==> flow/design.v <==
`timescale 1ns / 1ps
 module PWM(
    input clk,
	 input rst,
	 input  wire   [2:0] ctr,
	 output reg 	pwm_left_out,				 
	 output reg    pwm_right_out,           
	 output reg [3:0] ctr_dir_out       
    );
	 reg  [19:0]  countleft; 
	 reg  [19:0]  countright; 
	 reg [19:0]left;
	 reg [19:0]right;
	 always@(posedge clk)
	 if(rst)
		begin
		left<=20'h0;
		right<=20'h0;
		ctr_dir_out<=4'b0000;
		end
	 else
	 casex(ctr)
		3'b000:                   
			begin
			left<=20'h24a;
			right<=20'h24a;
			ctr_dir_out<=4'b0101;
			end
		3'b110:                      
			begin
			left<=20'h24a;
			right<=20'h75;
			ctr_dir_out<=4'b0101;
			end
		3'b111:                      
			begin
			left<=20'h24a;
			right<=20'h111;
			ctr_dir_out<=4'b0101; 
			end
		3'b101:                      
			begin
			left<=20'h75;
			right<=20'h24a;
			ctr_dir_out<=4'b0101;
			end
		3'b100:                      
			begin
			left<=20'h111;
			right<=20'h24a;
			ctr_dir_out<=4'b0101;
			end
		3'b011:                      
			begin
			left<=20'h298;
			right<=20'h298;
			ctr_dir_out<=4'b1010;
			end
		3'b010:                      
			begin
			left<=20'h298;
			right<=20'h298;
			ctr_dir_out<=4'b0101;
			end
		3'b001:                      
			begin
			left<=20'h187;
			right<=20'h187;
			ctr_dir_out<=4'b0000;
			end
		endcase
	always@(posedge clk)
		if(rst)
			begin
			countleft=20'b0;
			pwm_left_out=0;
			end
		else
		begin
			countleft=countleft+1;
			if(countleft<=left)
				begin
				pwm_left_out=1;
				end
			else begin
			pwm_left_out=0;
			end
			if(countleft>=20'h30d)
			begin
			countleft=0;
			end
		end
	always@(posedge clk)
		if(rst)
			begin
			countright=20'b0;
			pwm_right_out=0;
			end
		else
		begin
			countright=countright+1;
			if(countright<=right)
				begin
				pwm_right_out=1;
				end
			else begin
			pwm_right_out=0;
			end
			if(countright>=20'h30d)
			begin
			countright=0;
			end
		end
endmodule
`timescale 1ns / 1ps
module HongWai(
	 input clk,
	 input rst,
    output reg [2:0]ctr,
	 input wire [1:0]hwsignal,
	 output reg [1:0]leds_hw
    );
	 always@(posedge clk)                  
    begin
	 if(rst)
		leds_hw<=2'b00;
	 else
	 leds_hw<=hwsignal;
	 end
	 always@(posedge clk)
		if(rst)
			ctr<=3'b000;
		else
		casex(hwsignal)
		2'b00:
			begin
			ctr<=3'b000;
			end
		2'b10:
			begin
			ctr<=3'b101;       
			end
		2'b01:
			begin
			ctr<=3'b110;
			end
		2'b11:
			begin
			ctr<=3'b000;
			end
		endcase
endmodule
`timescale 1ns / 1ps
module ChaoShengBo(
	 input clk,
	 input rst,
	 output reg [2:0]ctr,
	 output reg En_o,
	 output reg En_negedge_o,
	 output reg Trig,
	 input wire Echo,
	 input wire [1:0]hwsignal,
	output reg En_tag
    );
	 reg [23:0]count;           
	 reg [23:0]timecount;       
	 reg [23:0]keep_obstacle_time;
	 reg [23:0]keep_no_obstacle_time;     
	 reg En;                     
	 reg [31:0]turnleft_count;      
	 reg [1:0]temp;
	 reg [1:0]Echo_temp;
	 reg En_negedge;
	 reg tag;
	 reg [31:0]tag_count;      
	 reg [31:0]count_total; 
	 reg count_tag;
	 always@(posedge clk)
	 if(rst)
	 begin
	 count=24'b0;
	 Trig=1'b0;
	 end
	 else
	 begin
	 count=count+1;
	 if(count>=24'h1312d)       
		begin
		Trig=1'b1;
		end
	if(count==24'h13136)           
		begin
		Trig=1'b0;
		count=24'b0;
		end
	 end
	 always@(posedge clk)
	 if(rst)
		begin
		timecount=24'b0;
		keep_obstacle_time<=24'b0;
		En=0;
		keep_no_obstacle_time=24'b0;
		turnleft_count=32'b0;
		temp<=2'b0;
		Echo_temp<=2'b0;
		En_negedge=0;
		ctr<=3'b000;
		En_tag=0;
		tag=0;
		tag_count=0;
		count_total=0;
		count_tag=0;
		En_o<=0;
		En_negedge_o<=0;
		end
	 else
	 begin
	 keep_obstacle_time<=timecount;
	 if(Echo)
		begin
		timecount=timecount+1;
		end
	  Echo_temp[0]<=Echo;
	  Echo_temp[1]<=Echo_temp[0]; 
	  if((Echo_temp==2'b10)&&(keep_obstacle_time>=24'h1e84))
	  begin
	  timecount=24'b0;
	  En=0;
	  end
	  if((keep_obstacle_time<=24'h6b7)&&(keep_obstacle_time>=24'h4e)&&(Echo_temp==2'b10))
		begin
		timecount=24'b0;
		En=1;
		ctr<=3'b111;
		end
	 temp[0]<=En;
	 temp[1]<=temp[0];
	 if(temp==2'b10)
	 begin
	 En_negedge=1;
	 tag=1;
	 count_tag=1;
	 end
	 if(count_tag==1)
	 begin
	 count_total=count_total+1;
	 end
	 if(En_negedge&(turnleft_count<=32'h1443fd)&(turnleft_count>32'h8583b))
	 begin
	 turnleft_count=turnleft_count+1;
	  ctr<=3'b100;
	 end
	 if(En_negedge&(turnleft_count<=32'h8583b))
	 begin
	 turnleft_count=turnleft_count+1;
	  ctr<=3'b000;
	 end
	  if(En_negedge&(turnleft_count<=32'h1a39de)&(turnleft_count>32'h1443fd))
	 begin
	 turnleft_count=turnleft_count+1;
	  ctr<=3'b111;
	 end
	 if(turnleft_count>=32'h1a39de)
	 begin
	 En_negedge=0;
	 turnleft_count=32'b0;
	 end
	 if(tag==1&((hwsignal==2'b10)|(hwsignal==2'b00)))
	 begin
	 En_tag=1;
	 tag_count=tag_count+1;
	 ctr<=3'b110;
	 end
	 if(tag_count>=32'h5f5e1)
	 begin
	 En_tag=0;
	 tag_count=0;
	 tag=0;
	 count_total=0;
	 count_tag=0;
	 end
	 if(count_total>=32'h5f5e10)
	 begin
	 En_tag=0;
	 tag_count=0;
	 tag=0;
	 count_total=0;
	 count_tag=0;
	 end
	 En_o<=En;
	 En_negedge_o<=En_negedge;
	 end
endmodule
`timescale 1ns / 1ps
module Bluetooth(
    input clk,
	 input rst,
	 input Rx,
	 output Tx,
	 output reg [7:0] seg_data,
	 output [7:0] seg_slect,
	 output reg bl_En,
	 output reg [2:0] bl_ctr
    );
	 reg EnRead;
	 reg [19:0]fp;
	 reg [16:0]seg_fp;
	 reg seg_fp_clk;
	 reg [7:0]data;
	 reg [7:0]seg_data_r;
	 reg bl_En_r;
	 reg [2:0]bl_ctr_r;
	 assign seg_slect=8'hfe;
	 assign Tx=1'b0;
	 always@(posedge clk)
	 if(rst)
	 begin
	 EnRead=0;
	 fp=20'h0;
	 data=8'hfe;
	 seg_fp=17'h0;
	 seg_fp_clk=0;
	 seg_data_r=8'h0;
	 bl_En_r=0;
	 bl_ctr_r=3'b001;
	 seg_data<=8'h0;
	 bl_En<=0;
	 bl_ctr<=3'b001;
	 end
	 else
	 begin
		if(Rx==0)
			begin
				EnRead=1;
			end
		if(EnRead)
			begin
				fp=fp+1;
			end
		case(fp)
		20'h7a:
			begin
				data[0]=Rx;
			end
		20'hcb:
			begin
				data[1]=Rx;
			end
		20'h11d:
			begin
				data[2]=Rx;
			end
		20'h16e:
			begin
				data[3]=Rx;
			end
		20'h1c0:
			begin
				data[4]=Rx;
			end
		20'h211:
			begin
				data[5]=Rx;
			end	
		20'h262:
			begin
				data[6]=Rx;
			end
		20'h2b4:
			begin
				data[7]=Rx;
			end
		20'h305:               
			begin
				EnRead=0;
				fp=20'h0;
			end
		endcase
	 seg_fp=seg_fp+1;
	 if(seg_fp==17'h1fff)
		begin
		seg_fp_clk=0;
		end
		if(seg_fp==17'h3d09)
		begin
		if(seg_fp_clk==0)
		case(data)
	  8'h0:
		begin
		seg_data_r=8'b11000000;
		bl_ctr_r=3'b010;                  
		end
	  8'h1:
		begin
		seg_data_r=8'b11111001;
		bl_ctr_r=3'b111;                  
		end
	  8'h2:
		begin
		seg_data_r=8'b10100100;
		bl_ctr_r=3'b011;                  
		end
	  8'h3:
		begin
		seg_data_r=8'b10110000;
		bl_ctr_r=3'b100;                  
		end
	  8'h4:
		begin
		seg_data_r=8'b10011001;
		bl_ctr_r=3'b001;                 
		end
	  8'h5:
		begin
		seg_data_r=8'b10010010;
		bl_En_r=1;                       
		end
	  8'h6:
		begin
		seg_data_r=8'b10000010;
		bl_En_r=0;                        
		end
	  8'h7:
		begin
		seg_data_r=8'b00000111;
		end
	  8'h8:
		begin
		seg_data_r=8'b01111111;
		end
	  8'h9:
		begin
		seg_data_r=8'b01101111;
		end
	 8'hff:
		begin
		seg_data_r=8'b01110110;
		end
	 8'hfe:
		begin
		seg_data_r=8'b10001100;
		end
	  endcase
		seg_fp_clk=1;
		end
	 seg_data<=seg_data_r;
	 bl_En<=bl_En_r;
	 bl_ctr<=bl_ctr_r;
	 end
endmodule
`timescale 1ns / 1ps
module Top(
	input  clk,
	input  rst,
	output pwm_left_out,
	output pwm_right_out,
	output [3:0] ctr_dir_out,
	output [2:0] led,
	input  [1:0]hwsignal,
	output [1:0]leds_hw,
	output wire [2:0] led_pwm_ctr,
	output Trig,
	input Echo,
	output En_tag,
	output csb_En_negedge,
	input Rx,
	output Tx,
	output [7:0] data,
	output [7:0] seg_slect
    );
	wire [2:0]hw_ctr;
	wire [2:0]ctr;
	wire [2:0]bl_ctr;
	wire csb_En;                    
	wire bl_En;
	wire [2:0]csb_ctr;
	wire [2:0]middctr;
	PWM pwm(.clk(clk),
				.rst(rst),
				.ctr(ctr),
				.pwm_left_out(pwm_left_out),
				.pwm_right_out(pwm_right_out),
				.ctr_dir_out(ctr_dir_out));
	HongWai hw(.clk(clk),
					.rst(rst),
					.ctr(hw_ctr),
					.hwsignal(hwsignal),
					.leds_hw(leds_hw));
	ChaoShengBo csb(.clk(clk),
					.rst(rst),
					.ctr(csb_ctr),
					.En_o(csb_En),
					.En_negedge_o(csb_En_negedge),
					.Trig(Trig),
					.Echo(Echo),
					.hwsignal(hwsignal),
					.En_tag(En_tag)
					);
	Bluetooth bt(.clk(clk),
					.rst(rst),
					.Rx(Rx),
					.Tx(Tx),
					.seg_data(data),
					.seg_slect(seg_slect),
					.bl_ctr(bl_ctr),
					.bl_En(bl_En));
		assign middctr=(csb_En|csb_En_negedge)?csb_ctr:hw_ctr;
		assign ctr=bl_En?bl_ctr:middctr;
		assign led_pwm_ctr=csb_ctr;
		assign led=ctr;
endmodule
==> flow/run.sh <==
#!/bin/bash
# the make line also repeats each setting of config.mk as NAME=value (left out here)
make -C /OpenROAD-flow-scripts/flow DESIGN_CONFIG=/design/flow/config.mk WORK_HOME=/design/flow/orfs CLKGATE_MAP_FILE= finish
==> flow/config.mk <==
export PLATFORM = sky130hd
export DESIGN_NAME = Top
export DESIGN_NICKNAME = Top
export VERILOG_FILES = /design/flow/design.v
export SDC_FILE = /design/flow/constraint.sdc
export NUM_CORES = 4
export LEC_CHECK = 0
export ABC_AREA = 1
export CAP_MARGIN = 15
export CELL_PAD_IN_SITES_GLOBAL_PLACEMENT = 0
export CORE_MARGIN = 2
export CORE_UTILIZATION = 72
export CTS_CLUSTER_DIAMETER = 222
export GPL_TIMING_DRIVEN = 1
export PLACE_DENSITY_LB_ADDON = 0.02
export SETUP_SLACK_MARGIN = 1.54
export SLEW_MARGIN = 20
==> flow/constraint.sdc <==
create_clock -name core_clock -period 5.43 [get_ports {clk}]
set_input_delay 1.0860 -clock core_clock [delete_from_list [all_inputs] [get_ports {clk}]]
set_output_delay 1.0860 -clock core_clock [all_outputs]
set_load 0.01 [all_outputs]
==> results of run 1 <==
[timing repair]
item,4_1_cts
setup buffers,70
endpoints found under the setup margin,107
pin swaps,65
endpoints found under the hold margin,0
resized,180
gates cloned,7
[metal layers]
| metal | GRT overflow | global-route usage, % |
|---|---|---|
| met1 | 9 | 85.7 |
| met2 | 684 | 113 |
| met3 | 25 | 75.7 |
| met4 | 328 | 109 |
| met5 | 8 | 37.7 |
[per-stage QoR]
stage	std cells	power, mW	instance area (um2)
after floorplan	2467	2.45	17300
after global placement	2775	2.48	17900
after detailed placement	2775	2.49	17900
after CTS	2907	4.65	20300
==> impl_metrics.toml, run 1 <==
# implementation run metrics
[synth]
yosys_area_um2 = 16700
synthFlopType = "dfxtp_1"
edf_count = 0
ys_cells = 2407
synthCells = 2407
yosysUniqueCellTypes = 58
async_flop_share_pct = 0
ys.flops = 304
ys_seq_share_pct = 36.5
yosysTopAreaCell = "dfxtp_1"
simple_gate_area_share_pct = 34.3
topCellsByArea = "dfxtp_1 (36%), nand2_1 (9.7%), nor2_1 (9.6%), inv_1 (8.3%), xor2_1 (7.9%)"
common_cells = "nand2_1 (433), nor2_1 (427), inv_1 (371), dfxtp_1 (304), xor2_1 (150)"
ys_sh_aoi_pct = 5.91
yosysWarnings = 4
xor_area_share_pct = 9.39
logic_family = "simple AND/OR/NAND/NOR gates"
synthMuxAreaShare_pct = 0.0600
adder_share_pct = 3.45
yosysTopAreaCellShare_pct = 36.5
top_cell = "nand2_1"
synth.avg_cell_area_um2 = 6.93
mappedNetlistArea_um2 = 16700

[floorplan]
core_um2 = 22700
fp_util_pct = 73.5
chipWidth_um = 156
rows = 55
ios = 40
die_y_um = 156
die_area_um2 = 24400

[placement]
place_ws_ns = 0.0516
gp_congestion = 1.04
port_buffers = 30
detailed_place_hpwl_um = 30400

[status]
stop_stage = "global routing (5_1_grt)"
toolErrorMsg = "[ERROR GRT-0232] Routing congestion too high. Check the congestion heatmap in the GUI."
status = "aborted with a tool error"

[clocking]
numCtsBuffers = 30
cts.htree.levels = 1
cts_hold_buf = 0
cts-root-buf = "clkbuf_16"
cts_buffer_depth = 3
cts.sinks = 304

[global_routing]
track_usage_pct = 93.0
gr-total-overflow = 1054
==> run 2: changes to the inputs <==
- ABC_AREA: 1 -> not set
- CAP_MARGIN: 15 -> 30
- CELL_PAD_IN_SITES_DETAIL_PLACEMENT: not set -> 1
- CELL_PAD_IN_SITES_GLOBAL_PLACEMENT: 0 -> 1
- CORE_MARGIN: 2 -> 8
- CORE_UTILIZATION: 72 -> 40
- CTS_CLUSTER_DIAMETER: 222 -> 23
- GPL_TIMING_DRIVEN: 1 -> 0
- HOLD_SLACK_MARGIN: not set -> -0.04
- PLACE_DENSITY_LB_ADDON: 0.02 -> not set
- SETUP_SLACK_MARGIN: 1.54 -> 3.8
- clock period: 5.43 -> 15.6 ns (I/O delays scaled with it)
==> run 2 against run 1 <==
Net effect: the run now finishes clean; die area rose by 94%; synthesized cell count down 17%; area after synthesis decreased by 2.5%.
==> impl_metrics.toml, run 2 <==
# synthesis and place-and-route metrics
[run]
drv_cap = 0
log.warning_count = 42

[floorplan]
fp_util_pct = 40.2
chipWidth_um = 218
rows = 74
die_y_um = 218
core_um2 = 40500
ios = 40
die_area_um2 = 47400

[detailed_routing]
drt_iter0_markers = 524
route.detailed.drc = 0
antennaDiodeCount = 0
via_count = 14800
dr.pass1.iters = 5
totalWireLength_um = 47000
routed_via_density = 5.26
routedWlPerCell_um = 16.7
antenna_violating_nets_post_route = 0

[final_timing]
setup_viol = 0
rsz0062_at_grt = "no"
max_freq_mhz = 105
finalCritPeriodShare_pct = 61.3
clock-skew-final_ns = 0.0194
report.final.slew_viol_count = 0
relSlewSlack_pct = 35.4
period_minus_slack_ns = 9.56
tightest_slew_ns = 0.966
hold_violations = 0
fin_tns_setup_ns = 0

[global_routing]
antenna_found_initial = 0
grt_start_max_net_pins = 15
gr-total-overflow = 0
grt_pass1_vias = 15800
grt_first_pass_wirelength_um = 79000
track_usage_pct = 20.0

[clocking]
cts.htree.levels = 3
numCtsBuffers = 101
cts-resized-gates = 0
cts_tree = "built"
clk_pin_slew_ns = 0.04
cts_buffer_depth = 3
cts.sinks = 304
cts_hold_buf = 0
post_cts_buffers = 0
cts-root-buf = "clkbuf_16"
worstSkewPairLatency_ns = 0.62

[synth]
yosysTopAreaCellShare_pct = 37.4
ys.flops = 304
ys_cells = 2009
ys_sh_aoi_pct = 12.7
yosysWarnings = 4
adder_share_pct = 3.54
common_cells = "dfxtp_1 (304), nor2_1 (280), nand2_1 (168), xnor2_1 (106), nand3_1 (104)"
yosys_area_um2 = 16300
ys_seq_share_pct = 37.4
logic_family = "simple AND/OR/NAND/NOR gates"
synthCells = 2009
synthFlopType = "dfxtp_1"
edf_count = 0
yosysUniqueCellTypes = 83
async_flop_share_pct = 0
xor_area_share_pct = 11.1
synthMuxAreaShare_pct = 2.02
topCellsByArea = "dfxtp_1 (37%), nor2_1 (6.5%), xnor2_1 (5.7%), xor2_1 (5.3%), nand2_1 (3.9%)"
yosysTopAreaCell = "dfxtp_1"
simple_gate_area_share_pct = 29.3
mappedNetlistArea_um2 = 16300
synth.avg_cell_area_um2 = 8.10
top_cell = "dfxtp_1"

[critical_path]
startpoint_type = "flop"
r2r-start = "csb.turnleft_count[29]"
endpoint = "csb.turnleft_count[6]"
startpoint = "csb.turnleft_count[29]"
critical_path_buf_inv_count = 4
end_kind = "flop"
ff2ff_path_depth = 26
slowest_delay_ns = 0.76
cp.arrival_ns = 10.03
worstPathMaxFanout = 10
critPathTopFamily = "simple AND/OR/NAND/NOR gates"
path_class = "flop to flop"
path_depth = 26
ff2ff_setup_slack_ns = 6.04
crit_slowest_cell = "nor4_1"
r2r-end = "csb.turnleft_count[6]"
critPathRequiredTime_ns = 16.06

[power_and_ir_drop]
p_clk_mw = 2.17
pwr-share-comb_pct = 2.0
peakVddDrop_uv = 107
powerComb_mw = 0.0594
power_top_consumer = "clock"
power_switching_mw = 0.618
swShare_pct = 20.4
p_seq_share_pct = 26.5
cellInternalPower_mw = 2.41
clkPwrFrac_pct = 71.5
leakagePower_nw = 7.98
p_seq_mw = 0.804
powerDensity_nw_per_um2 = 143

[cells_and_area]
finalNetCount = 2256
final.fill_count = 4788
area_growth_pct = 30.0
mi_logic_area_um2 = 9770
fin_cells = 2821
seqCellArea_um2 = 6090

[placement]
port_buffers = 28
detailed_place_hpwl_um = 33800
dp_cells = 2633
gp_congestion = 0.878

[hold_path]
holdPathStages = 1
hold_end = "bt.seg_fp[0]"
hold_path.class = "flop to flop"
min-delay-start = "bt.seg_fp[0]"

[status]
status = "no timing/DRC/antenna violations"
## run 2: area by class of cell
cell class	count	share of cell area (%)
repair buffers	32	1.45
clock inverters	63	4.46
multi-input cells	1611	46.2
flip-flops and latches	304	28.8
well taps	532	3.15
inverters	65	1.15
plain buffers	89	1.89
clock buffers	125	13.0
## run 2: metrics by stage
stage | total power, mW | utilization [%] | setup WS [ns] | hold WS, ns | cell area (um2)
after floorplan | 0.855 | - | 8.17 | 0.430 | 16500
after global placement | 0.873 | 43.1 | 6.06 | 0.444 | 17400
after detailed placement | 0.876 | 43.2 | 6.11 | 0.454 | 17500
after CTS | 3.07 | 52.3 | 6.07 | 0.463 | 21200
after global routing | 3.13 | 52.3 | 5.35 | 0.488 | 21200
final | 3.03 | 52.3 | 6.04 | 0.461 | 21200
## run 2: metal layers
layer	track usage (%)	vias up	wire (um)	share of wire (%)
met4	6.54	0	990	2.1
met2	33.6	202	21900	47
met3	4.37	86	1510	3.2
li1	-	7419	-	-
met1	25.2	7121	22600	48
met5	0	-	0	0
==> run 3: changes to the inputs <==
- ABC_AREA: not set -> 1
- CAP_MARGIN: 30 -> 15
- CELL_PAD_IN_SITES_DETAIL_PLACEMENT: 1 -> not set
- CELL_PAD_IN_SITES_GLOBAL_PLACEMENT: 1 -> 0
- CORE_MARGIN: 8 -> 2
- CORE_UTILIZATION: 40 -> 72
- CTS_CLUSTER_DIAMETER: 23 -> 222
- GPL_TIMING_DRIVEN: 0 -> 1
- HOLD_SLACK_MARGIN: -0.04 -> not set
- SETUP_SLACK_MARGIN: 3.8 -> 0.37
- clock period: 15.6 -> 5.13 ns (I/O delays scaled with it)
==> run 3 against run 2 <==
Net effect: hold slack got worse by 0.0087 ns; the layout now fails its checks (setup timing); clock skew decreased by 0.0052 ns; via count increased by 21%; worst setup slack got worse by 6.7 ns; flip-flop count unchanged.
==> impl_metrics.toml, run 3 <==
# synthesis and place-and-route metrics
[power_and_ir_drop]
p_seq_share_pct = 49.9
p_clk_mw = 2.25
pwr-share-comb_pct = 3.8
powerDensity_nw_per_um2 = 238
swShare_pct = 22.8
power_top_consumer = "registers"
p_seq_mw = 2.43
power_switching_mw = 1.11
cellInternalPower_mw = 3.76
clkPwrFrac_pct = 46.3
leakagePower_nw = 8.58
powerComb_mw = 0.184
power_mw = 4.86
peakVddDrop_uv = 293

[final_timing]
tightest_slew_ns = 1.06
timing.hold.ws_ns = 0.453
max_freq_mhz = 171
clock-skew-final_ns = 0.0143
hold_violations = 0
setup_viol = 23
report.final.slew_viol_count = 0
setup_ws_ns = -0.703
finalCritPeriodShare_pct = 114
relSlewSlack_pct = 29.3
fin_tns_setup_ns = -14.92
rsz0062_at_grt = "yes"
period_minus_slack_ns = 5.83

[synth]
synthFlopType = "dfxtp_1"
yosysUniqueCellTypes = 58
common_cells = "nand2_1 (433), nor2_1 (427), inv_1 (371), dfxtp_1 (304), xor2_1 (150)"
synthMuxAreaShare_pct = 0.0600
simple_gate_area_share_pct = 34.3
synthCells = 2407
yosysTopAreaCellShare_pct = 36.5
yosysWarnings = 4
ys_sh_aoi_pct = 5.91
yosys_area_um2 = 16700
async_flop_share_pct = 0
synth.avg_cell_area_um2 = 6.93
adder_share_pct = 3.45
xor_area_share_pct = 9.39
yosysTopAreaCell = "dfxtp_1"
mappedNetlistArea_um2 = 16700
ys.flops = 304
logic_family = "simple AND/OR/NAND/NOR gates"
topCellsByArea = "dfxtp_1 (36%), nand2_1 (9.7%), nor2_1 (9.6%), inv_1 (8.3%), xor2_1 (7.9%)"
top_cell = "nand2_1"
edf_count = 0
ys_cells = 2407
ys_seq_share_pct = 36.5

[global_routing]
grt_pass1_vias = 16700
track_usage_pct = 38.5
grt_start_max_net_pins = 77
grt_first_pass_wirelength_um = 77700
gr-total-overflow = 0
antenna_found_initial = 0

[critical_path]
critPathTopFamily = "simple AND/OR/NAND/NOR gates"
path_class = "flop to flop"
r2r-start = "csb.turnleft_count[17]"
endpoint = "csb.turnleft_count[12]"
slowest_delay_ns = 0.34
startpoint_type = "flop"
ff2ff_path_depth = 44
critPathRequiredTime_ns = 5.57
path_depth = 44
worst_path_most_repeated_cell = "nand2_1"
critical_path_buf_inv_count = 7
r2r-end = "csb.turnleft_count[12]"
end_kind = "flop"
startpoint = "csb.turnleft_count[17]"
crit_slowest_cell = "dfxtp_1"
worstPathMaxFanout = 8
ff2ff_setup_slack_ns = -0.70
cp.arrival_ns = 6.27

[clocking]
cts_tree = "built"
cts_buffer_depth = 3
numCtsBuffers = 29
cts.sinks = 304
cts.htree.levels = 1
worstSkewPairLatency_ns = 0.56
cts-root-buf = "clkbuf_16"
clk_pin_slew_ns = 0.07

[floorplan]
ios = 40
fp_util_pct = 73.5
die_area_um2 = 24400
die_y_um = 156
core_um2 = 22700
chipWidth_um = 156
rows = 55

[detailed_routing]
route.detailed.drc = 0
via_count = 18000
dr.pass1.iters = 10
routed_via_density = 6.11
antenna_violating_nets_post_route = 0
totalWireLength_um = 54300
antennaDiodeCount = 0
routedWlPerCell_um = 18.4
drt_iter0_markers = 2163

[placement]
detailed_place_hpwl_um = 31200
port_buffers = 30
dpl_cell_area_um2 = 18200
gp_congestion = 0.985
dp_cells = 2843
place_ws_ns = -0.0848

[run]
drv_cap = 0
log.warning_count = 44

[cells_and_area]
final_util_pct = 90.0
area_growth_pct = 22.5
final.fill_count = 995
finalNetCount = 2690
fin_cells = 2945
finalInstanceArea_um2 = 20400

[hold_path]
hold_end = "csb.Echo_temp[1]"
holdPathStages = 2
min-delay-start = "csb.Echo_temp[0]"
hold_path.class = "flop to flop"

[status]
status = "failed layout checks"
so_faults = "setup timing"
==> run 3: routing by layer <==
layer	wire length [um]	vias up	global-route usage, %
met1	19300	8159	45.1
met3	5540	460	6.40
li1	-	8029	-
met2	25500	1352	67.5
met4	3950	0	20.8
met5	0	-	0
==> run 3: timing repair <==
item                                   4_1_cts  5_1_grt
resized                                    108      138
pin swaps                                   20       44
buffers inserted                            23       20
endpoints found under the hold margin        0        0
cloned                                       5        1
hold buffers                                 0        0
setup endpoints to repair                   39      106
==> run 3: cell type report <==
class	instances	area, um2	area share (%)
Sequential cell	304	6130	30.0
Clock inverter	16	200	0.979
Inverter	384	1450	7.11
Multi-Input combinational cell	1736	9920	48.5
Clock buffer	37	796	3.89
Tap cell	285	357	1.74
Timing Repair Buffer	183	1580	7.73
==> run 4: changes to the inputs <==
- ABC_AREA: 1 -> not set
- CAP_MARGIN: 15 -> 20
- CELL_PAD_IN_SITES_GLOBAL_PLACEMENT: 0 -> not set
- CORE_UTILIZATION: 72 -> 40
- CTS_CLUSTER_DIAMETER: 222 -> not set
- GPL_TIMING_DRIVEN: 1 -> not set
- PLACE_DENSITY: not set -> 0.6
- SETUP_SLACK_MARGIN: 0.37 -> not set
- clock period: 5.13 -> 7.62 ns (I/O delays scaled with it)
==> run 4 against run 3 <==
Net effect: the run now finishes clean; register-to-register slack better by 1.1 ns; area after synthesis down 2.5%; core utilization down 43 points; combinational power down 43%; critical endpoint is now csb.turnleft_count[19]; die area up 73%; highest routed layer is now met5; critical path type unchanged; power down 28%.
==> impl_metrics.toml, run 4 <==
# synthesis and place-and-route metrics
[clocking]
cts-resized-gates = 0
worstSkewPairLatency_ns = 0.56
cts_hold_buf = 0
cts.sinks = 304
cts_buffer_depth = 3
cts-root-buf = "clkbuf_16"
clk_pin_slew_ns = 0.05
cts.htree.levels = 2
post_cts_buffers = 0
cts_tree = "built"
numCtsBuffers = 36

[critical_path]
critPathRequiredTime_ns = 8.01
critPathTopFamily = "simple AND/OR/NAND/NOR gates"
startpoint = "csb.turnleft_count[1]"
cp.arrival_ns = 7.66
slowest_delay_ns = 0.47
crit_slowest_cell = "or4bb_1"
r2r-end = "csb.turnleft_count[19]"
ff2ff_setup_slack_ns = 0.35
critical_path_buf_inv_count = 3
worstPathMaxFanout = 18
path_class = "flop to flop"
path_depth = 28
endpoint = "csb.turnleft_count[19]"
r2r-start = "csb.turnleft_count[1]"
end_kind = "flop"
startpoint_type = "flop"
ff2ff_path_depth = 28

[detailed_routing]
routed.top_layer = "met5"
dr.pass1.iters = 5
detail_route.wirelength.met1_um = 18000
routedWlPerCell_um = 14.7
wl_met3_um = 2070
wl_met2_um = 17300
totalWireLength_um = 38800
antennaDiodeCount = 0
route.detailed.drc = 0
via_count = 14100
antenna_violating_nets_post_route = 0
drt_iter0_markers = 911
routed_via_density = 5.31

[final_timing]
max_freq_mhz = 138
period_minus_slack_ns = 7.27
clock-skew-final_ns = 0.0273
finalCritPeriodShare_pct = 95.4
hold_violations = 0
setup_viol = 0
setup_ws_ns = 0.354
tightest_slew_ns = 0.813
relSlewSlack_pct = 44.2
report.final.slew_viol_count = 0

[synth]
edf_count = 0
top_cell = "dfxtp_1"
mappedNetlistArea_um2 = 16300
ys_cells = 2009
ys_sh_aoi_pct = 12.7
logic_family = "simple AND/OR/NAND/NOR gates"
yosysTopAreaCell = "dfxtp_1"
common_cells = "dfxtp_1 (304), nor2_1 (280), nand2_1 (168), xnor2_1 (106), nand3_1 (104)"
synthCells = 2009
ys_seq_share_pct = 37.4
ys.flops = 304
yosysTopAreaCellShare_pct = 37.4
xor_area_share_pct = 11.1
async_flop_share_pct = 0
synth.avg_cell_area_um2 = 8.10
topCellsByArea = "dfxtp_1 (37%), nor2_1 (6.5%), xnor2_1 (5.7%), xor2_1 (5.3%), nand2_1 (3.9%)"
yosys_area_um2 = 16300
synthFlopType = "dfxtp_1"
adder_share_pct = 3.54
yosysWarnings = 4
synthMuxAreaShare_pct = 2.02
simple_gate_area_share_pct = 29.3
yosysUniqueCellTypes = 83

[power_and_ir_drop]
powerComb_mw = 0.104
pwr-share-comb_pct = 3.0
swShare_pct = 22.4
clkPwrFrac_pct = 50.1
peakVddDrop_uv = 197
powerDensity_nw_per_um2 = 187
power_switching_mw = 0.782
p_seq_share_pct = 46.9
p_seq_mw = 1.64
cellInternalPower_mw = 2.71
leakagePower_nw = 6.84
p_clk_mw = 1.75
power_mw = 3.50
power_top_consumer = "clock"

[status]
status = "no timing/DRC/antenna violations"

[floorplan]
rows = 73
die_area_um2 = 42300
fp_util_pct = 40.8
chipWidth_um = 206
ios = 40
die_y_um = 206
core_um2 = 39900

[hold_path]
hold_end = "bt.seg_fp[0]"
min-delay-start = "bt.seg_fp[0]"
holdPathStages = 1
hold_path.class = "flop to flop"

[global_routing]
track_usage_pct = 18.6
gr-total-overflow = 0
grt_pass1_vias = 13300
grt_first_pass_wirelength_um = 64500
grt_start_max_net_pins = 55
antenna_found_initial = 1

[placement]
port_buffers = 30
gp_congestion = 0.936
place_ws_ns = 0.221
dpl_cell_area_um2 = 17400
detailed_place_hpwl_um = 28700

[cells_and_area]
area_growth_pct = 15.1
final.fill_count = 3884
finalInstanceArea_um2 = 18700
finalNetCount = 2150

[run]
log.warning_count = 40
drv_cap = 0
==> run 4: stage by stage <==
| stage | setup TNS (ns) | hold slack (ns) | utilization, % | std cells |
|---|---|---|---|---|
| final | 0 | 0.458 | 46.9 | 2648 |
| after global routing | -0.00923 | 0.492 | 46.9 | 2648 |
| after CTS | 0 | 0.465 | 46.8 | 2648 |
| after detailed placement | 0 | 0.452 | 43.7 | 2585 |
| after global placement | 0 | 0.442 | 43.7 | 2585 |
| after floorplan | 0 | 0.430 | - | 2069 |
==> run 4: final cells by class <==
cell class / instances / area (um2) / area share (%)
clock buffer: 48 / 1020 / 5.42
clock inverter: 15 / 228 / 1.22
inverter: 65 / 244 / 1.30
multi-input combinational: 1611 / 9820 / 52.5
sequential: 304 / 6090 / 32.5
tap: 525 / 657 / 3.51
timing repair buffer: 80 / 673 / 3.59
==> run 4: layer usage <==
metal  GRT usage, %  vias to the layer above
met2           29.8                      325
li1               -                     7144
met1           24.1                     6498
met3           3.64                       93
met5              0                        -
met4           8.27                        2
==> run 5: changes to the inputs <==
- CORE_ASPECT_RATIO: not set -> 1.67
- MIN_ROUTING_LAYER: not set -> met2
- PLACE_DENSITY: 0.6 -> 0.51
- SETUP_SLACK_MARGIN: not set -> 2.63
- clock period: 7.62 -> 10.0 ns (I/O delays scaled with it)
==> run 5 against run 4 <==
Net effect: worst setup slack improved by 2.3 ns; sequential power fell by 24%; still clean; design area rose by 1.6%; largest cell class unchanged; area after synthesis did not move; hold slack improved by 0.0021 ns; critical endpoint is now csb.turnleft_count[11]; core utilization rose by 0.46 points; largest power group unchanged; sequential share of layout area fell by 0.49 points; critical path depth rose by 1.
==> impl_metrics.toml, run 5 <==
# synthesis and place-and-route metrics
[floorplan]
die_y_um = 265
rows = 95
core_um2 = 40200
chipWidth_um = 160
fp_util_pct = 40.5
die_area_um2 = 42400
ios = 40

[global_routing]
antenna_found_initial = 0
gr-total-overflow = 0
track_usage_pct = 31.2
grt_pass1_vias = 20400
grt_first_pass_wirelength_um = 71200
grt_start_max_net_pins = 45

[critical_path]
r2r-start = "csb.turnleft_count[0]"
end_kind = "flop"
startpoint = "csb.turnleft_count[0]"
startpoint_type = "flop"
critPathTopFamily = "AND-OR/OR-AND gates"
endpoint = "csb.turnleft_count[11]"
ff2ff_setup_slack_ns = 2.62
ff2ff_path_depth = 29
path_depth = 29
crit_slowest_cell = "a221oi_2"
path_class = "flop to flop"
cp.arrival_ns = 7.85
worstPathMaxFanout = 14
critical_path_buf_inv_count = 7
worst_path_most_repeated_cell = "buf_6"
r2r-end = "csb.turnleft_count[11]"
critPathRequiredTime_ns = 10.47
slowest_delay_ns = 0.54

[synth]
common_cells = "dfxtp_1 (304), nor2_1 (280), nand2_1 (168), xnor2_1 (106), nand3_1 (104)"
adder_share_pct = 3.54
yosysTopAreaCellShare_pct = 37.4
async_flop_share_pct = 0
synthMuxAreaShare_pct = 2.02
ys_seq_share_pct = 37.4
yosys_area_um2 = 16300
yosysTopAreaCell = "dfxtp_1"
mappedNetlistArea_um2 = 16300
yosysUniqueCellTypes = 83
ys_sh_aoi_pct = 12.7
topCellsByArea = "dfxtp_1 (37%), nor2_1 (6.5%), xnor2_1 (5.7%), xor2_1 (5.3%), nand2_1 (3.9%)"
ys.flops = 304
synthCells = 2009
synthFlopType = "dfxtp_1"
simple_gate_area_share_pct = 29.3
top_cell = "dfxtp_1"
logic_family = "simple AND/OR/NAND/NOR gates"
synth.avg_cell_area_um2 = 8.10
yosysWarnings = 4
xor_area_share_pct = 11.1
ys_cells = 2009
edf_count = 0

[detailed_routing]
wl_met2_um = 26000
wl_met3_um = 14900
totalWireLength_um = 45300
via_count = 19800
routed.top_layer = "met5"
drt_iter0_markers = 2898
route.detailed.drc = 0
routedWlPerCell_um = 17.1
dr.pass1.iters = 7
antennaDiodeCount = 0
detail_route.wirelength.met1_um = 0
antenna_violating_nets_post_route = 0
routed_via_density = 7.46

[hold_path]
hold_path.class = "flop to flop"
hold_end = "bt.seg_fp_clk"
min-delay-start = "bt.seg_fp_clk"
holdPathStages = 2

[final_timing]
max_freq_mhz = 136
fin_tns_setup_ns = 0
report.final.slew_viol_count = 0
tightest_slew_ns = 1.10
rsz0062_at_grt = "no"
finalCritPeriodShare_pct = 73.8
hold_violations = 0
setup_viol = 0
clock-skew-final_ns = 0.0231
relSlewSlack_pct = 24.3
period_minus_slack_ns = 7.38

[power_and_ir_drop]
swShare_pct = 22.2
power_mw = 2.59
cellInternalPower_mw = 2.02
peakVddDrop_uv = 112
powerComb_mw = 0.0818
powerDensity_nw_per_um2 = 136
power_top_consumer = "clock"
p_seq_mw = 1.25
power_switching_mw = 0.575
pwr-share-comb_pct = 3.2
p_clk_mw = 1.26
clkPwrFrac_pct = 48.7
leakagePower_nw = 6.89
p_seq_share_pct = 48.2

[clocking]
worstSkewPairLatency_ns = 0.61
cts_buffer_depth = 3
cts.sinks = 304
cts-root-buf = "clkbuf_16"
cts.htree.levels = 1
cts_tree = "built"
numCtsBuffers = 31
clk_pin_slew_ns = 0.07
cts_hold_buf = 0

[placement]
gp_congestion = 0.910
detailed_place_hpwl_um = 31900
port_buffers = 30

[cells_and_area]
final.fill_count = 4046
final_util_pct = 47.4
seqCellArea_um2 = 6090
area_growth_pct = 17.0
mi_logic_area_um2 = 10200
finalNetCount = 2146

[run]
drv_cap = 0
log.warning_count = 40

[status]
status = "no timing/DRC/antenna violations"
-- run 5: final cells by class --
cell class | count | area share [%]
inverters | 65 | 1.28
clock buffers | 45 | 4.72
flip-flops and latches | 304 | 32.0
repair buffers | 80 | 3.75
well taps | 533 | 3.50
multi-input cells | 1612 | 53.7
clock inverters | 13 | 1.09
-- run 5: per-layer routing --
metal / vias to the layer above / track usage [%]
met2: 5078 / 43.3
met5: - / 3.50
met3: 510 / 34.3
met1: 7100 / -
li1: 7091 / -
met4: 6 / 6.87
-- run 5: timing repair --
| item | CTS | global route |
|---|---|---|
| endpoints found under the hold margin | 0 | 0 |
| cloned | 0 | 2 |
| pin swaps | 7 | 17 |
| gates resized | 23 | 56 |
| buffers inserted | 13 | 17 |
| setup endpoints to repair | 22 | 56 |
-- run 5: per-stage QoR --
stage / instances / instance area (um2) / setup slack [ns] / hold WS, ns
global route: 2652 / 19000 / 2.42 / 0.487
global placement: 2562 / 17200 / 1.72 / 0.450
floorplan: 2069 / 16500 / 2.70 / 0.430
detailed placement: 2562 / 17200 / 1.58 / 0.453
finish: 2652 / 19000 / 2.62 / 0.460
CTS: 2633 / 18600 / 2.64 / 0.462
==> run 6: changes to the inputs <==
- ABC_AREA: not set -> 1
- CORE_ASPECT_RATIO: 1.67 -> not set
- CORE_UTILIZATION: 40 -> 72
- MIN_ROUTING_LAYER: met2 -> not set
- PLACE_DENSITY: 0.51 -> 0.6
- SETUP_SLACK_MARGIN: 2.63 -> not set
- clock period: 10.0 -> 7.97 ns (I/O delays scaled with it)
==> run 6 against run 5 <==
Net effect: clock skew up 0.0096 ns; die area is 42% lower; sequential power is 25% higher; sequential share of layout area increased by 1.2 points; via count fell by 18%.
==> impl_metrics.toml, run 6 <==
# synthesis and place-and-route metrics
[status]
status = "no timing/DRC/antenna violations"

[critical_path]
critPathRequiredTime_ns = 8.37
cp.arrival_ns = 7.26
startpoint = "csb.turnleft_count[9]"
ff2ff_path_depth = 38
slowest_delay_ns = 0.56
r2r-end = "csb.turnleft_count[12]"
startpoint_type = "flop"
worst_path_most_repeated_cell = "nand2_1"
endpoint = "csb.turnleft_count[12]"
path_class = "flop to flop"
path_depth = 38
r2r-start = "csb.turnleft_count[9]"
end_kind = "flop"
ff2ff_setup_slack_ns = 1.11
critPathTopFamily = "simple AND/OR/NAND/NOR gates"
worstPathMaxFanout = 25
crit_slowest_cell = "xor2_1"
critical_path_buf_inv_count = 3

[detailed_routing]
drt_iter0_markers = 1540
totalWireLength_um = 45100
routedWlPerCell_um = 16.1
via_count = 16100
route.detailed.drc = 0
dr.pass1.iters = 8
routed_via_density = 5.77
antenna_violating_nets_post_route = 0

[final_timing]
max_freq_mhz = 146
finalCritPeriodShare_pct = 86.0
hold_violations = 0
fin_tns_setup_ns = 0
report.final.slew_viol_count = 0
setup_ws_ns = 1.11
rsz0062_at_grt = "no"
period_minus_slack_ns = 6.86
relSlewSlack_pct = 32.2
setup_viol = 0
clock-skew-final_ns = 0.0327
tightest_slew_ns = 1.01
timing.hold.ws_ns = 0.462

[global_routing]
antenna_found_initial = 0
track_usage_pct = 36.3
grt_pass1_vias = 15600
gr-total-overflow = 0
grt_first_pass_wirelength_um = 73100
grt_start_max_net_pins = 50

[floorplan]
fp_util_pct = 73.5
chipWidth_um = 156
core_um2 = 22700
die_y_um = 156
ios = 40
die_area_um2 = 24400
rows = 55

[placement]
gp_congestion = 0.971
place_ws_ns = 1.38
detailed_place_hpwl_um = 30200
dpl_cell_area_um2 = 17300
port_buffers = 30

[hold_path]
hold_path.class = "flop to flop"
min-delay-start = "csb.Echo_temp[0]"
holdPathStages = 2
hold_end = "csb.Echo_temp[1]"

[power_and_ir_drop]
clkPwrFrac_pct = 45.5
swShare_pct = 22.4
pwr-share-comb_pct = 3.5
peakVddDrop_uv = 199
cellInternalPower_mw = 2.38
p_clk_mw = 1.39
p_seq_share_pct = 51.1
power_top_consumer = "registers"
p_seq_mw = 1.56
powerDensity_nw_per_um2 = 167
leakagePower_nw = 7.62
powerComb_mw = 0.107
power_switching_mw = 0.685

[synth]
logic_family = "simple AND/OR/NAND/NOR gates"
topCellsByArea = "dfxtp_1 (36%), nand2_1 (9.7%), nor2_1 (9.6%), inv_1 (8.3%), xor2_1 (7.9%)"
simple_gate_area_share_pct = 34.3
yosysTopAreaCell = "dfxtp_1"
edf_count = 0
xor_area_share_pct = 9.39
ys_seq_share_pct = 36.5
yosysWarnings = 4
ys_sh_aoi_pct = 5.91
mappedNetlistArea_um2 = 16700
top_cell = "nand2_1"
adder_share_pct = 3.45
common_cells = "nand2_1 (433), nor2_1 (427), inv_1 (371), dfxtp_1 (304), xor2_1 (150)"
ys.flops = 304
yosys_area_um2 = 16700
synthFlopType = "dfxtp_1"
synthCells = 2407
yosysTopAreaCellShare_pct = 36.5
yosysUniqueCellTypes = 58
ys_cells = 2407
synthMuxAreaShare_pct = 0.0600
async_flop_share_pct = 0
synth.avg_cell_area_um2 = 6.93

[cells_and_area]
final_util_pct = 80.6
finalInstanceArea_um2 = 18300
finalNetCount = 2541
area_growth_pct = 9.72

[clocking]
cts-root-buf = "clkbuf_16"
cts_buffer_depth = 3
worstSkewPairLatency_ns = 0.56
clk_pin_slew_ns = 0.06
cts_tree = "built"
numCtsBuffers = 30
cts.sinks = 304
cts.htree.levels = 1
cts_hold_buf = 0
cts-resized-gates = 0
post_cts_buffers = 0

[run]
log.warning_count = 43
drv_cap = 0
[run 6: routing by layer]
metal / share of wire [%] / GRT usage, % / up-vias
li1: - / - / 7727
met5: 0 / 0 / -
met1: 39 / 42.4 / 7436
met4: 3.9 / 15.1 / 0
met2: 50 / 66.4 / 785
met3: 6.8 / 5.23 / 187
[run 6: area by class of cell]
class	instances	area, um2
antenna	1	2.50
clock buffer	44	883
clock inverter	10	95.1
fill	1457	4400
inverter	384	1440
multi-input combinational	1733	9100
sequential	304	6090
tap	285	357
timing repair buffer	36	340
[run 6: through the flow]
stage / std cells / power (mW)
2_1_floorplan: 2467 / 1.67
3_3_place_gp: 2742 / 1.69
3_5_place_dp: 2742 / 1.69
4_1_cts: 2796 / 3.06
5_1_grt: 2796 / 3.14
6_report: 2797 / 3.06
==> run 7: changes to the inputs <==
- ABC_AREA: 1 -> not set
- CTS_CLUSTER_SIZE: not set -> 50
- PLACE_DENSITY: 0.6 -> not set
- PLACE_DENSITY_LB_ADDON: not set -> 0.0
- SETUP_SLACK_MARGIN: not set -> 1.3
- TNS_END_PERCENT: not set -> 5
- clock period: 7.97 -> 4.43 ns (I/O delays scaled with it)
==> run 7 against run 6 <==
Net effect: the flow now stops in global routing (5_1_grt); die area down 2.4%; area after synthesis shrank 2.5%; synthesized cell count fell by 17%.
==> impl_metrics.toml, run 7 <==
# implementation run metrics
[synth]
synth.avg_cell_area_um2 = 8.10
synthFlopType = "dfxtp_1"
common_cells = "dfxtp_1 (304), nor2_1 (280), nand2_1 (168), xnor2_1 (106), nand3_1 (104)"
yosysTopAreaCellShare_pct = 37.4
logic_family = "simple AND/OR/NAND/NOR gates"
yosysTopAreaCell = "dfxtp_1"
top_cell = "dfxtp_1"
xor_area_share_pct = 11.1
topCellsByArea = "dfxtp_1 (37%), nor2_1 (6.5%), xnor2_1 (5.7%), xor2_1 (5.3%), nand2_1 (3.9%)"
mappedNetlistArea_um2 = 16300
adder_share_pct = 3.54
ys_sh_aoi_pct = 12.7
ys_seq_share_pct = 37.4
yosys_area_um2 = 16300
synthCells = 2009
ys_cells = 2009
synthMuxAreaShare_pct = 2.02
simple_gate_area_share_pct = 29.3
yosysUniqueCellTypes = 83
ys.flops = 304
async_flop_share_pct = 0
yosysWarnings = 4
edf_count = 0

[status]
stop_stage = "global routing (5_1_grt)"
toolErrorMsg = "[ERROR GRT-0232] Routing congestion too high. Check the congestion heatmap in the GUI."
status = "aborted with a tool error"

[clocking]
cts.htree.levels = 1
cts_buffer_depth = 3
cts.sinks = 304
numCtsBuffers = 31
cts-root-buf = "clkbuf_16"

[placement]
port_buffers = 30
place_ws_ns = -2.23
gp_congestion = 1.04
detailed_place_hpwl_um = 33000
dp_cells = 2606

[floorplan]
ios = 40
chipWidth_um = 154
die_area_um2 = 23800
fp_util_pct = 72.5
die_y_um = 154
rows = 55
core_um2 = 22400

[global_routing]
track_usage_pct = 78.7
gr-total-overflow = 140
==> run 7: timing repair <==
item                                    4_1_cts
cloned                                        1
gates resized                               144
hold endpoints to repair                      0
pin swaps                                    60
endpoints found under the setup margin      130
setup buffers                                10
hold buffers                                  0
==> run 7: metrics by stage <==
| stage | power [mW] | area (um2) |
|---|---|---|
| 2_1_floorplan | 3.01 | 16600 |
| 3_3_place_gp | 3.06 | 19200 |
| 3_5_place_dp | 3.07 | 19200 |
| 4_1_cts | 5.89 | 21000 |
==> run 7: layer usage <==
layer | overflow | track usage [%]
met5 | 0 | 19.7
met4 | 75 | 86.4
met3 | 5 | 62.1
met2 | 58 | 97.0
met1 | 2 | 75.9
==> run 8: changes to the inputs <==
- CORE_ASPECT_RATIO: not set -> 0.99
- CORE_UTILIZATION: 72 -> 31
- CTS_CLUSTER_DIAMETER: not set -> 140
- CTS_CLUSTER_SIZE: 50 -> not set
- GPL_TIMING_DRIVEN: not set -> 0
- MAX_ROUTING_LAYER: not set -> met5
- PLACE_DENSITY_LB_ADDON: 0.0 -> 0.2
- SETUP_SLACK_MARGIN: 1.3 -> not set
- TNS_END_PERCENT: 5 -> not set
- clock period: 4.43 -> 12.4 ns (I/O delays scaled with it)
==> run 8 against run 7 <==
Net effect: now clean on timing, DRC and antenna; die area increased by 130%; synthesized cell count did not move; area after synthesis is the same.
==> impl_metrics.toml, run 8 <==
# synthesis and place-and-route metrics
[critical_path]
critical_path_buf_inv_count = 5
endpoint = "csb.turnleft_count[6]"
path_depth = 28
r2r-end = "csb.turnleft_count[6]"
end_kind = "flop"
cp.arrival_ns = 9.78
worstPathMaxFanout = 10
startpoint_type = "flop"
slowest_delay_ns = 0.60
startpoint = "csb.turnleft_count[0]"
critPathRequiredTime_ns = 12.79
r2r-start = "csb.turnleft_count[0]"
ff2ff_path_depth = 28
critPathTopFamily = "simple AND/OR/NAND/NOR gates"
crit_slowest_cell = "nor4b_1"
ff2ff_setup_slack_ns = 3.01
path_class = "flop to flop"

[power_and_ir_drop]
cellInternalPower_mw = 1.74
powerComb_mw = 0.0723
power_switching_mw = 0.485
leakagePower_nw = 6.78
p_seq_share_pct = 45.1
power_mw = 2.23
p_clk_mw = 1.15
clkPwrFrac_pct = 51.7
p_seq_mw = 1.01
powerDensity_nw_per_um2 = 118
pwr-share-comb_pct = 3.2
swShare_pct = 21.8
power_top_consumer = "clock"
peakVddDrop_uv = 92.2

[placement]
gp_congestion = 0.859
detailed_place_hpwl_um = 30400
port_buffers = 28
dpl_cell_area_um2 = 17600

[final_timing]
report.final.slew_viol_count = 0
tightest_slew_ns = 0.919
rsz0062_at_grt = "no"
hold_violations = 0
relSlewSlack_pct = 38.5
finalCritPeriodShare_pct = 75.7
clock-skew-final_ns = 0.0236
fin_tns_setup_ns = 0
setup_viol = 0
max_freq_mhz = 107
period_minus_slack_ns = 9.39

[clocking]
cts_tree = "built"
worstSkewPairLatency_ns = 0.55
cts-resized-gates = 0
cts_hold_buf = 0
clk_pin_slew_ns = 0.06
post_cts_buffers = 0
cts.htree.levels = 2
cts-root-buf = "clkbuf_16"
cts.sinks = 304
cts_buffer_depth = 3
numCtsBuffers = 37

[detailed_routing]
route.detailed.drc = 0
via_count = 14100
routed_via_density = 4.95
drt_iter0_markers = 714
dr.pass1.iters = 4
antenna_violating_nets_post_route = 0
totalWireLength_um = 40800
routedWlPerCell_um = 14.3
antennaDiodeCount = 0

[synth]
yosysTopAreaCellShare_pct = 37.4
yosys_area_um2 = 16300
common_cells = "dfxtp_1 (304), nor2_1 (280), nand2_1 (168), xnor2_1 (106), nand3_1 (104)"
synth.avg_cell_area_um2 = 8.10
synthMuxAreaShare_pct = 2.02
ys_cells = 2009
edf_count = 0
topCellsByArea = "dfxtp_1 (37%), nor2_1 (6.5%), xnor2_1 (5.7%), xor2_1 (5.3%), nand2_1 (3.9%)"
ys_sh_aoi_pct = 12.7
simple_gate_area_share_pct = 29.3
synthFlopType = "dfxtp_1"
logic_family = "simple AND/OR/NAND/NOR gates"
top_cell = "dfxtp_1"
async_flop_share_pct = 0
yosysTopAreaCell = "dfxtp_1"
synthCells = 2009
yosysUniqueCellTypes = 83
mappedNetlistArea_um2 = 16300
xor_area_share_pct = 11.1
ys.flops = 304
yosysWarnings = 4
adder_share_pct = 3.54
ys_seq_share_pct = 37.4

[global_routing]
antenna_found_initial = 0
grt_start_max_net_pins = 14
gr-total-overflow = 0
grt_pass1_vias = 13500
grt_first_pass_wirelength_um = 66800
track_usage_pct = 15.0

[run]
drv_cap = 0
log.warning_count = 40

[floorplan]
rows = 83
die_y_um = 232
core_um2 = 51800
ios = 40
die_area_um2 = 54300
fp_util_pct = 31.4
chipWidth_um = 234

[cells_and_area]
final.fill_count = 5358
finalInstanceArea_um2 = 19000
final_util_pct = 36.6
area_growth_pct = 16.5
finalNetCount = 2189

[hold_path]
holdPathStages = 2
hold_path.class = "flop to flop"
min-delay-start = "bt.seg_fp_clk"
hold_end = "bt.seg_fp_clk"

[status]
status = "no timing/DRC/antenna violations"
[run 8: cell type report]
cell class	instances	area, um2	area share [%]
plain buffers	89	402	2.12
clock buffers	53	1060	5.57
clock inverters	15	258	1.36
inverters	65	244	1.29
multi-input cells	1611	9790	51.6
flip-flops and latches	304	6090	32.1
well taps	680	851	4.49
repair buffers	29	285	1.50
[run 8: metal layers]
metal / up-vias / wire, um / track usage, %
met2: 259 / 17800 / 23.6
met1: 6528 / 20000 / 20.2
met3: 82 / 1750 / 2.59
met5: - / 0 / 0
met4: 0 / 1320 / 5.97
li1: 7230 / - / -
[run 8: stage by stage]
stage	setup WS [ns]	instances	hold WS (ns)
2_1_floorplan	4.97	2069	0.430
3_3_place_gp	2.93	2777	0.448
3_5_place_dp	3.13	2778	0.455
4_1_cts	3.08	2846	0.463
5_1_grt	2.40	2846	0.482
6_report	3.01	2846	0.461
==> run 9: changes to the inputs <==
- CAP_MARGIN: 20 -> 30
- CELL_PAD_IN_SITES_DETAIL_PLACEMENT: not set -> 1
- CORE_ASPECT_RATIO: 0.99 -> not set
- CORE_UTILIZATION: 31 -> 35
- CTS_CLUSTER_DIAMETER: 140 -> not set
- GPL_TIMING_DRIVEN: 0 -> not set
- MAX_ROUTING_LAYER: met5 -> not set
- PLACE_DENSITY_LB_ADDON: 0.2 -> 0.21
- clock period: 12.4 -> 9.74 ns (I/O delays scaled with it)
==> run 9 against run 8 <==
Net effect: register-to-register slack worse by 2.1 ns; power is 30% higher; synthesized cell count unchanged; first-iteration DRC count up 2.7%; core utilization grew 3.7 points; count of clock-buffer cells in the layout fell by 3; combinational power rose by 16%; die area down 11%; area after synthesis is the same; routed wire length grew 9.3%; sequential power increased by 27%; critical endpoint is now csb.turnleft_count[5].
==> impl_metrics.toml, run 9 <==
# synthesis and place-and-route metrics
[power_and_ir_drop]
peakVddDrop_uv = 119
powerDensity_nw_per_um2 = 156
p_seq_mw = 1.28
leakagePower_nw = 6.72
power_top_consumer = "clock"
pwr-share-comb_pct = 2.9
clkPwrFrac_pct = 53.0
swShare_pct = 22.6
power_switching_mw = 0.658
p_seq_share_pct = 44.1
cellInternalPower_mw = 2.25
p_clk_mw = 1.54
powerComb_mw = 0.0841

[critical_path]
path_class = "flop to flop"
ff2ff_setup_slack_ns = 0.88
r2r-end = "csb.turnleft_count[5]"
path_depth = 24
end_kind = "flop"
endpoint = "csb.turnleft_count[5]"
startpoint = "csb.turnleft_count[2]"
worstPathMaxFanout = 18
worstPathCellList = "nand4_1 -> or4_4 -> a211oi_1 -> a211o_1 -> nor2_1 -> o21ai_0 -> ha_1 -> nand3_1 -> nor3_1 -> a21oi_1 -> nor4b_1 -> a41oi_4 -> a2111oi_1 -> xnor2_1 -> nand3_1 -> or4_1 -> o41a_1 -> and2_1 -> nor2_1 -> buf_4 -> a31o_2 -> nand4_1 -> a311oi_4 -> nor3_1"
critPathRequiredTime_ns = 10.13
startpoint_type = "flop"
critical_path_buf_inv_count = 1
critPathTopFamily = "simple AND/OR/NAND/NOR gates"
slowest_delay_ns = 0.91
r2r-start = "csb.turnleft_count[2]"
cp.arrival_ns = 9.25
ff2ff_path_depth = 24
crit_slowest_cell = "a311oi_4"

[placement]
gp_congestion = 0.916
port_buffers = 30
detailed_place_hpwl_um = 32200

[hold_path]
hold_end = "bt.seg_fp[0]"
min-delay-start = "bt.seg_fp[0]"
holdPathStages = 1
hold_path.class = "flop to flop"

[cells_and_area]
area_growth_pct = 14.5
finalNetCount = 2117

[floorplan]
chipWidth_um = 220
die_area_um2 = 48200
fp_util_pct = 35.2
die_y_um = 220
core_um2 = 46300
rows = 79
ios = 40

[final_timing]
hold_violations = 0
report.final.slew_viol_count = 0
fin_tns_setup_ns = 0
relSlewSlack_pct = 33.9
setup_viol = 0
max_freq_mhz = 113
clock-skew-final_ns = 0.0232
rsz0062_at_grt = "no"
timing.hold.ws_ns = 0.470
finalCritPeriodShare_pct = 90.9
tightest_slew_ns = 0.992
period_minus_slack_ns = 8.86

[detailed_routing]
dr.pass1.iters = 5
drt_iter0_markers = 733
antenna_violating_nets_post_route = 0
totalWireLength_um = 44600
routedWlPerCell_um = 16.5
routed_via_density = 5.31
antennaDiodeCount = 0
via_count = 14400
route.detailed.drc = 0

[global_routing]
grt_start_max_net_pins = 49
grt_pass1_vias = 14700
track_usage_pct = 18.7
gr-total-overflow = 0
grt_first_pass_wirelength_um = 73900
antenna_found_initial = 0

[synth]
topCellsByArea = "dfxtp_1 (37%), nor2_1 (6.5%), xnor2_1 (5.7%), xor2_1 (5.3%), nand2_1 (3.9%)"
ys.flops = 304
ys_cells = 2009
edf_count = 0
yosysTopAreaCell = "dfxtp_1"
yosysTopAreaCellShare_pct = 37.4
yosysUniqueCellTypes = 83
xor_area_share_pct = 11.1
synthMuxAreaShare_pct = 2.02
synthCells = 2009
synth.avg_cell_area_um2 = 8.10
adder_share_pct = 3.54
simple_gate_area_share_pct = 29.3
yosysWarnings = 4
ys_seq_share_pct = 37.4
synthFlopType = "dfxtp_1"
async_flop_share_pct = 0
logic_family = "simple AND/OR/NAND/NOR gates"
mappedNetlistArea_um2 = 16300
top_cell = "dfxtp_1"
yosys_area_um2 = 16300
common_cells = "dfxtp_1 (304), nor2_1 (280), nand2_1 (168), xnor2_1 (106), nand3_1 (104)"
ys_sh_aoi_pct = 12.7

[clocking]
clk_pin_slew_ns = 0.06
cts-root-buf = "clkbuf_16"
cts_hold_buf = 0
numCtsBuffers = 39
cts_buffer_depth = 3
cts.htree.levels = 2
cts.sinks = 304
worstSkewPairLatency_ns = 0.57
cts_tree = "built"
post_cts_buffers = 0
cts-resized-gates = 0

[run]
drv_cap = 0
log.warning_count = 40

[status]
status = "no timing/DRC/antenna violations"
[run 9: per-stage QoR]
step / utilization (%) / cells / cell area [um2] / setup WS (ns) / power [mW]
floorplan: - / 2069 / 16500 / 2.31 / 1.37
global placement: 37.3 / 2627 / 17200 / 1.26 / 1.39
detailed placement: 37.3 / 2628 / 17300 / 0.876 / 1.39
CTS: 40.3 / 2699 / 18600 / 0.843 / 2.95
global route: 40.3 / 2702 / 18600 / 0.277 / 3.02
finish: 40.3 / 2702 / 18600 / 0.882 / 2.91
[run 9: area by class of cell]
| class | count | area, um2 |
|---|---|---|
| clock buffers | 50 | 1090 |
| clock inverters | 21 | 282 |
| fillers | 5570 | 27600 |
| inverters | 65 | 244 |
| multi-input cells | 1611 | 9780 |
| flip-flops and latches | 304 | 6090 |
| well taps | 607 | 759 |
| repair buffers | 44 | 398 |
[run 9: layer usage]
layer,share of wire (%),wire length [um],track usage (%)
met3,4.4,1940,3.41
met4,2.9,1290,6.26
met5,0,0,0
met2,47,20800,31.7
met1,46,20500,23.9
==> run 10: changes to the inputs <==
- ABC_AREA: not set -> 1
- CAP_MARGIN: 30 -> 0
- CELL_PAD_IN_SITES_DETAIL_PLACEMENT: 1 -> 2
- CELL_PAD_IN_SITES_GLOBAL_PLACEMENT: not set -> 3
- CORE_ASPECT_RATIO: not set -> 1.72
- CORE_MARGIN: 2 -> 3
- CORE_UTILIZATION: 35 -> 66
- CTS_CLUSTER_DIAMETER: not set -> 278
- CTS_CLUSTER_SIZE: not set -> 94
- GPL_ROUTABILITY_DRIVEN: not set -> 0
- GPL_TIMING_DRIVEN: not set -> 0
- HOLD_SLACK_MARGIN: not set -> 0.27
- MAX_ROUTING_LAYER: not set -> met4
- MIN_ROUTING_LAYER: not set -> met2
- PLACE_DENSITY_LB_ADDON: 0.21 -> 0.05
- SLEW_MARGIN: 20 -> 25
- clock period: 9.74 -> 13.5 ns (I/O delays scaled with it)
==> run 10 against run 9 <==
Net effect: the flow now stops in global placement without I/O (3_1_place_gp_skip_io); synthesized cell count rose by 20%; area after synthesis up 2.6%; die area fell by 43%.
==> impl_metrics.toml, run 10 <==
# implementation run metrics
[floorplan]
die_y_um = 215
fp_util_pct = 67.6
die_area_um2 = 27300
core_um2 = 24700
rows = 75
chipWidth_um = 127

[synth]
adder_share_pct = 3.45
xor_area_share_pct = 9.39
ys_sh_aoi_pct = 5.91
topCellsByArea = "dfxtp_1 (36%), nand2_1 (9.7%), nor2_1 (9.6%), inv_1 (8.3%), xor2_1 (7.9%)"
top_cell = "nand2_1"
async_flop_share_pct = 0
synthFlopType = "dfxtp_1"
common_cells = "nand2_1 (433), nor2_1 (427), inv_1 (371), dfxtp_1 (304), xor2_1 (150)"
yosysTopAreaCellShare_pct = 36.5
ys_seq_share_pct = 36.5
ys.flops = 304
logic_family = "simple AND/OR/NAND/NOR gates"
synthCells = 2407
synthMuxAreaShare_pct = 0.0600
mappedNetlistArea_um2 = 16700
ys_cells = 2407
yosys_area_um2 = 16700
simple_gate_area_share_pct = 34.3
yosysTopAreaCell = "dfxtp_1"
yosysUniqueCellTypes = 58
synth.avg_cell_area_um2 = 6.93
edf_count = 0
yosysWarnings = 4

[status]
toolErrorMsg = "[ERROR FLW-0024] Place density exceeds 1.0 (current PLACE_DENSITY_LB_ADDON =  0.05). Please check if the value of  PLACE_DENSITY_LB_ADDON is between 0 and 0.99."
status = "aborted with a tool error"
stop_stage = "global placement without I/O (3_1_place_gp_skip_io)"
==> run 11: changes to the inputs <==
- CAP_MARGIN: 0 -> 15
- CELL_PAD_IN_SITES_DETAIL_PLACEMENT: 2 -> not set
- CELL_PAD_IN_SITES_GLOBAL_PLACEMENT: 3 -> 0
- CORE_ASPECT_RATIO: 1.72 -> not set
- CORE_MARGIN: 3 -> 2
- CORE_UTILIZATION: 66 -> 70
- CTS_CLUSTER_DIAMETER: 278 -> 202
- CTS_CLUSTER_SIZE: 94 -> not set
- GPL_ROUTABILITY_DRIVEN: 0 -> not set
- GPL_TIMING_DRIVEN: 0 -> 1
- HOLD_SLACK_MARGIN: 0.27 -> not set
- MAX_ROUTING_LAYER: met4 -> not set
- MIN_ROUTING_LAYER: met2 -> not set
- PLACE_DENSITY_LB_ADDON: 0.05 -> not set
- SETUP_SLACK_MARGIN: not set -> 0.43
- SLEW_MARGIN: 25 -> 20
- clock period: 13.5 -> 5.8 ns (I/O delays scaled with it)
==> run 11 against run 10 <==
Net effect: now clean on timing, DRC and antenna; synthesized cell count did not move; area after synthesis unchanged; die area decreased by 8.1%.
==> impl_metrics.toml, run 11 <==
# synthesis and place-and-route metrics
[detailed_routing]
antennaDiodeCount = 0
totalWireLength_um = 43500
dr.pass1.iters = 8
routedWlPerCell_um = 14.9
route.detailed.drc = 0
routed_via_density = 5.54
via_count = 16100
antenna_violating_nets_post_route = 0
drt_iter0_markers = 1541

[global_routing]
track_usage_pct = 31.8
grt_start_max_net_pins = 58
grt_first_pass_wirelength_um = 65800
grt_pass1_vias = 14600
gr-total-overflow = 0
antenna_found_initial = 0

[critical_path]
ff2ff_path_depth = 42
path_depth = 42
slowest_delay_ns = 0.40
critPathRequiredTime_ns = 6.23
endpoint = "csb.turnleft_count[19]"
path_class = "flop to flop"
critical_path_buf_inv_count = 6
startpoint_type = "flop"
startpoint = "csb.turnleft_count[0]"
r2r-end = "csb.turnleft_count[19]"
crit_slowest_cell = "dfxtp_4"
worstPathMaxFanout = 11
end_kind = "flop"
r2r-start = "csb.turnleft_count[0]"
worst_path_most_repeated_cell = "nand2_1"
ff2ff_setup_slack_ns = 0.34
critPathTopFamily = "simple AND/OR/NAND/NOR gates"
cp.arrival_ns = 5.89

[clocking]
cts-root-buf = "clkbuf_16"
numCtsBuffers = 31
cts.sinks = 304
worstSkewPairLatency_ns = 0.57
clk_pin_slew_ns = 0.06
cts_tree = "built"
cts_hold_buf = 0
cts_buffer_depth = 3
cts.htree.levels = 1

[power_and_ir_drop]
powerDensity_nw_per_um2 = 217
cellInternalPower_mw = 3.33
powerComb_mw = 0.142
leakagePower_nw = 8.14
p_seq_share_pct = 50.3
swShare_pct = 21.9
power_top_consumer = "registers"
clkPwrFrac_pct = 46.4
power_switching_mw = 0.933
pwr-share-comb_pct = 3.3
p_seq_mw = 2.15
p_clk_mw = 1.98
peakVddDrop_uv = 265

[synth]
adder_share_pct = 3.45
ys_seq_share_pct = 36.5
edf_count = 0
synthCells = 2407
yosysTopAreaCell = "dfxtp_1"
yosysTopAreaCellShare_pct = 36.5
logic_family = "simple AND/OR/NAND/NOR gates"
common_cells = "nand2_1 (433), nor2_1 (427), inv_1 (371), dfxtp_1 (304), xor2_1 (150)"
mappedNetlistArea_um2 = 16700
ys_cells = 2407
simple_gate_area_share_pct = 34.3
yosysUniqueCellTypes = 58
async_flop_share_pct = 0
synth.avg_cell_area_um2 = 6.93
ys_sh_aoi_pct = 5.91
top_cell = "nand2_1"
synthMuxAreaShare_pct = 0.0600
topCellsByArea = "dfxtp_1 (36%), nand2_1 (9.7%), nor2_1 (9.6%), inv_1 (8.3%), xor2_1 (7.9%)"
xor_area_share_pct = 9.39
ys.flops = 304
synthFlopType = "dfxtp_1"
yosysWarnings = 4
yosys_area_um2 = 16700

[placement]
detailed_place_hpwl_um = 29400
gp_congestion = 0.967
port_buffers = 30
place_ws_ns = 0.130

[run]
log.warning_count = 42
drv_cap = 0

[final_timing]
hold_violations = 0
report.final.slew_viol_count = 0
setup_viol = 0
max_freq_mhz = 183
clock-skew-final_ns = 0.0278
setup_ws_ns = 0.342
rsz0062_at_grt = "no"
relSlewSlack_pct = 38.1
fin_tns_setup_ns = 0
tightest_slew_ns = 0.926
period_minus_slack_ns = 5.46
finalCritPeriodShare_pct = 94.1

[hold_path]
hold_path.class = "flop to flop"
holdPathStages = 2
min-delay-start = "csb.timecount[23]"
hold_end = "csb.keep_obstacle_time[23]"

[floorplan]
fp_util_pct = 71.1
die_y_um = 158
core_um2 = 23500
ios = 40
rows = 56
die_area_um2 = 25100
chipWidth_um = 158

[cells_and_area]
finalNetCount = 2618
mi_logic_area_um2 = 9700
seqCellArea_um2 = 6120
area_growth_pct = 18.1
final.fill_count = 1411

[status]
status = "no timing/DRC/antenna violations"
## run 11: timing repair
item                                    CTS  global route
setup buffers                             2            31
gates cloned                              0            11
pin swaps                                 1            47
endpoints found under the setup margin   22            33
resized                                   2           179
## run 11: final cells by class
cell class | instances | share of cell area (%)
Multi-Input combinational cell | 1737 | 49.2
Clock inverter | 13 | 0.616
Timing Repair Buffer | 107 | 5.06
Inverter | 384 | 7.40
Sequential cell | 304 | 31.1
Tap cell | 319 | 2.03
Timing Repair inverter | 1 | 0.0254
Clock buffer | 43 | 4.57
## run 11: routing by layer
layer | vias up | part of all wire [%] | track usage [%]
met4 | 0 | 4.6 | 12.3
met1 | 7334 | 41 | 40.2
met5 | - | 0 | 0
met3 | 188 | 7.1 | 4.44
li1 | 7897 | - | -
met2 | 682 | 48 | 55.1
## run 11: through the flow
step | utilization (%) | hold slack [ns] | area (um2) | std cells | power [mW]
2_1_floorplan | - | 0.417 | 16900 | 2467 | 2.29
3_3_place_gp | 75.1 | 0.428 | 17600 | 2808 | 2.32
3_5_place_dp | 75.1 | 0.449 | 17600 | 2808 | 2.33
4_1_cts | 79.6 | 0.457 | 18700 | 2866 | 4.28
5_1_grt | 83.9 | 0.480 | 19700 | 2908 | 4.39
6_report | 83.9 | 0.455 | 19700 | 2908 | 4.27
No activity file was given, so power comes from the tool's default toggle rates.
